==> run a <==
==> flow/design.v <==
package params_pkg;
  parameter int COEFF_WIDTH    = 16;  
  parameter int DATA_WIDTH     = 12;  
  parameter int OUTPUT_WIDTH   = 16;  
  parameter int PIPELINE_DEPTH = 5;   
  parameter int NUM_TAPS       = 16;  
  parameter int INPUT_FRAC     = 11;  
  parameter int COEFF_FRAC     = 14;  
  parameter int OUTPUT_FRAC    = 14;  
  parameter int ACC_WIDTH      = 32;  
  localparam int PROD_WIDTH = DATA_WIDTH + COEFF_WIDTH;  
  localparam int SHIFT_RIGHT = (INPUT_FRAC + COEFF_FRAC) - OUTPUT_FRAC;  
  typedef logic signed [DATA_WIDTH-1:0]    in_t;
  typedef logic signed [COEFF_WIDTH-1:0]  coeff_t;
  typedef logic signed [PROD_WIDTH-1:0]   prod_t;
  typedef logic signed [ACC_WIDTH-1:0]    acc_t;
  typedef logic signed [OUTPUT_WIDTH-1:0] out_t;
  localparam logic [NUM_TAPS*COEFF_WIDTH-1:0] COEFF_ROM = {
    -16'sd28,
    -16'sd1014,
    -16'sd1589,
    -16'sd1638,
    -16'sd1153,
    -16'sd261,
    16'sd790,
    16'sd1710,
    16'sd2177,
    16'sd2110,
    16'sd1594,
    16'sd845,
    16'sd184,
    -16'sd179,
    -16'sd226,
    -16'sd116
  };
endpackage
import params_pkg::*;
module algorithm_core (
  input  logic                 clk,
  input  logic                 rst_n,
  input  logic                 s_valid,
  output logic                 s_ready,
  input  params_pkg::in_t      s_data,
  output logic                 m_valid,
  input  logic                 m_ready,
  output params_pkg::out_t     m_data
);
  assign s_ready = 1'b1;
  logic signed [DATA_WIDTH-1:0] samples [0:NUM_TAPS-1];
  logic valid_pipe [0:PIPELINE_DEPTH];
  logic signed [PROD_WIDTH-1:0] prods_comb [0:NUM_TAPS-1];
  params_pkg::acc_t prod_ext_comb [0:NUM_TAPS-1];
  params_pkg::acc_t stage_prod_reg   [0:NUM_TAPS-1];  
  params_pkg::acc_t stage_sum8_reg   [0:8-1];        
  params_pkg::acc_t stage_sum4_reg   [0:4-1];        
  params_pkg::acc_t stage_sum2_reg   [0:2-1];        
  params_pkg::acc_t stage_final_reg;                 
  genvar i;
  generate
    for (i = 0; i < NUM_TAPS; i++) begin : PROD_COMB
      always_comb begin
        prods_comb[i] = $signed(samples[i]) * $signed(COEFF_ROM[i*COEFF_WIDTH +: COEFF_WIDTH]);
        prod_ext_comb[i] = $signed({{(ACC_WIDTH-PROD_WIDTH){prods_comb[i][PROD_WIDTH-1]}}, prods_comb[i]});
      end
    end
  endgenerate
  integer idx;
  always_ff @(posedge clk or negedge rst_n) begin
    if (!rst_n) begin
      for (idx = 0; idx < NUM_TAPS; idx = idx + 1) begin
        samples[idx] <= '0;
      end
      for (idx = 0; idx <= PIPELINE_DEPTH; idx = idx + 1) begin
        valid_pipe[idx] <= 1'b0;
      end
      for (idx = 0; idx < NUM_TAPS; idx = idx + 1) begin
        stage_prod_reg[idx] <= '0;
      end
      for (idx = 0; idx < 8; idx = idx + 1) begin
        stage_sum8_reg[idx] <= '0;
      end
      for (idx = 0; idx < 4; idx = idx + 1) begin
        stage_sum4_reg[idx] <= '0;
      end
      for (idx = 0; idx < 2; idx = idx + 1) begin
        stage_sum2_reg[idx] <= '0;
      end
      stage_final_reg <= '0;
    end else begin
      if (s_valid && s_ready) begin
        for (idx = NUM_TAPS-1; idx >= 1; idx = idx - 1) begin
          samples[idx] <= samples[idx-1];
        end
        samples[0] <= s_data;
      end
      valid_pipe[0] <= s_valid & s_ready;
      for (idx = 0; idx < PIPELINE_DEPTH; idx = idx + 1) begin
        valid_pipe[idx+1] <= valid_pipe[idx];
      end
      for (idx = 0; idx < NUM_TAPS; idx = idx + 1) begin
        stage_prod_reg[idx] <= prod_ext_comb[idx];
      end
      for (idx = 0; idx < 8; idx = idx + 1) begin
        stage_sum8_reg[idx] <= stage_prod_reg[2*idx] + stage_prod_reg[2*idx + 1];
      end
      for (idx = 0; idx < 4; idx = idx + 1) begin
        stage_sum4_reg[idx] <= stage_sum8_reg[2*idx] + stage_sum8_reg[2*idx + 1];
      end
      for (idx = 0; idx < 2; idx = idx + 1) begin
        stage_sum2_reg[idx] <= stage_sum4_reg[2*idx] + stage_sum4_reg[2*idx + 1];
      end
      stage_final_reg <= stage_sum2_reg[0] + stage_sum2_reg[1];
    end
  end
  logic signed [ACC_WIDTH-1:0] shifted_acc;
  always_comb begin
    if (SHIFT_RIGHT >= 0)
      shifted_acc = $signed(stage_final_reg) >>> SHIFT_RIGHT;
    else
      shifted_acc = $signed(stage_final_reg) <<< (-SHIFT_RIGHT);
  end
  assign m_data  = params_pkg::out_t'(shifted_acc[OUTPUT_WIDTH-1:0]);
  assign m_valid = valid_pipe[PIPELINE_DEPTH];
endmodule
import params_pkg::*;
module algorithm_top (
  input  logic                 clk,
  input  logic                 rst_n,
  input  logic                 s_valid,
  output logic                 s_ready,
  input  params_pkg::in_t      s_data,
  output logic                 m_valid,
  input  logic                 m_ready,
  output params_pkg::out_t     m_data
);
  algorithm_core u_core (
    .clk      (clk),
    .rst_n    (rst_n),
    .s_valid  (s_valid),
    .s_ready  (s_ready),
    .s_data   (s_data),
    .m_valid  (m_valid),
    .m_ready  (m_ready),
    .m_data   (m_data)
  );
endmodule
==> flow/run.sh <==
#!/bin/bash
# the make line also repeats each setting of config.mk as NAME=value (left out here)
make -C /OpenROAD-flow-scripts/flow DESIGN_CONFIG=/design/flow/config.mk WORK_HOME=/design/flow/orfs CLKGATE_MAP_FILE= finish
==> flow/config.mk <==
export PLATFORM = sky130hd
export DESIGN_NAME = algorithm_top
export DESIGN_NICKNAME = algorithm_top
export VERILOG_FILES = /design/flow/design.v
export SDC_FILE = /design/flow/constraint.sdc
export NUM_CORES = 4
export LEC_CHECK = 0
export ABC_AREA = 1
export CAP_MARGIN = 15
export CELL_PAD_IN_SITES_DETAIL_PLACEMENT = 2
export CELL_PAD_IN_SITES_GLOBAL_PLACEMENT = 2
export CORE_ASPECT_RATIO = 0.92
export CORE_MARGIN = 3
export CORE_UTILIZATION = 24
export CTS_CLUSTER_DIAMETER = 202
export GPL_ROUTABILITY_DRIVEN = 1
export GPL_TIMING_DRIVEN = 0
export HOLD_SLACK_MARGIN = 0.06
export MIN_ROUTING_LAYER = met2
export SLEW_MARGIN = 20
export TNS_END_PERCENT = 70
==> flow/constraint.sdc <==
create_clock -name core_clock -period 4.03 [get_ports {clk}]
set_input_delay 0.8060 -clock core_clock [delete_from_list [all_inputs] [get_ports {clk}]]
set_output_delay 0.8060 -clock core_clock [all_outputs]
set_load 0.01 [all_outputs]
==> run b (differences from run a) <==
Settings changed: ABC_AREA 1 to unset, CAP_MARGIN 15 to 10, CELL_PAD_IN_SITES_DETAIL_PLACEMENT 2 to unset, CELL_PAD_IN_SITES_GLOBAL_PLACEMENT 2 to unset, CORE_ASPECT_RATIO 0.92 to unset, CORE_MARGIN 3 to 2, CORE_UTILIZATION 24 to 72, CTS_CLUSTER_DIAMETER 202 to 340, GPL_ROUTABILITY_DRIVEN 1 to unset, GPL_TIMING_DRIVEN 0 to unset, HOLD_SLACK_MARGIN 0.06 to unset, MIN_ROUTING_LAYER met2 to unset, PLACE_DENSITY set to 0.64, TNS_END_PERCENT 70 to unset.
==> flow/constraint.sdc (replaced) <==
create_clock -name core_clock -period 4.88 [get_ports {clk}]
set_input_delay 0.9760 -clock core_clock [delete_from_list [all_inputs] [get_ports {clk}]]
set_output_delay 0.9760 -clock core_clock [all_outputs]
set_load 0.01 [all_outputs]
==> run c (differences from run a) <==
Settings changed: ABC_AREA 1 to 0, CAP_MARGIN 15 to 35, CELL_PAD_IN_SITES_DETAIL_PLACEMENT 2 to unset, CELL_PAD_IN_SITES_GLOBAL_PLACEMENT 2 to unset, CORE_ASPECT_RATIO 0.92 to 1.74, CORE_MARGIN 3 to 2, CORE_UTILIZATION 24 to 47, CTS_CLUSTER_DIAMETER 202 to 208, GPL_ROUTABILITY_DRIVEN 1 to unset, GPL_TIMING_DRIVEN 0 to unset, HOLD_SLACK_MARGIN 0.06 to unset, MAX_ROUTING_LAYER set to met5, PLACE_DENSITY_LB_ADDON set to 0.07, SETUP_SLACK_MARGIN set to 0.51, TNS_END_PERCENT 70 to unset.
==> flow/constraint.sdc (replaced) <==
create_clock -name core_clock -period 9.7 [get_ports {clk}]
set_input_delay 1.9400 -clock core_clock [delete_from_list [all_inputs] [get_ports {clk}]]
set_output_delay 1.9400 -clock core_clock [all_outputs]
set_load 0.01 [all_outputs]
==> run d (differences from run a) <==
Settings changed: ABC_AREA 1 to unset, CAP_MARGIN 15 to 20, CELL_PAD_IN_SITES_DETAIL_PLACEMENT 2 to unset, CELL_PAD_IN_SITES_GLOBAL_PLACEMENT 2 to unset, CORE_ASPECT_RATIO 0.92 to unset, CORE_MARGIN 3 to 2, CORE_UTILIZATION 24 to 72, CTS_CLUSTER_DIAMETER 202 to 98, GPL_ROUTABILITY_DRIVEN 1 to unset, GPL_TIMING_DRIVEN 0 to unset, HOLD_SLACK_MARGIN 0.06 to unset, MIN_ROUTING_LAYER met2 to unset, PLACE_DENSITY_LB_ADDON set to 0.01, SETUP_SLACK_MARGIN set to 1.38, TNS_END_PERCENT 70 to unset.
==> flow/constraint.sdc (replaced) <==
create_clock -name core_clock -period 4.86 [get_ports {clk}]
set_input_delay 0.9720 -clock core_clock [delete_from_list [all_inputs] [get_ports {clk}]]
set_output_delay 0.9720 -clock core_clock [all_outputs]
set_load 0.01 [all_outputs]
==> comparison <==
Run a completed, yet does not pass: negative setup slack. Run b reached the layout checks and failed them: negative setup slack. Run d finished but failed the layout checks on negative setup slack. Run c reached the layout checks and failed them: design-rule violations. Sequential share of layout area, lowest first: run a, run d, run b, run c. In run d the hold slack is worse than in run a, by 0.093 ns. Synthesized area: run d is smaller than run a (about 13%).
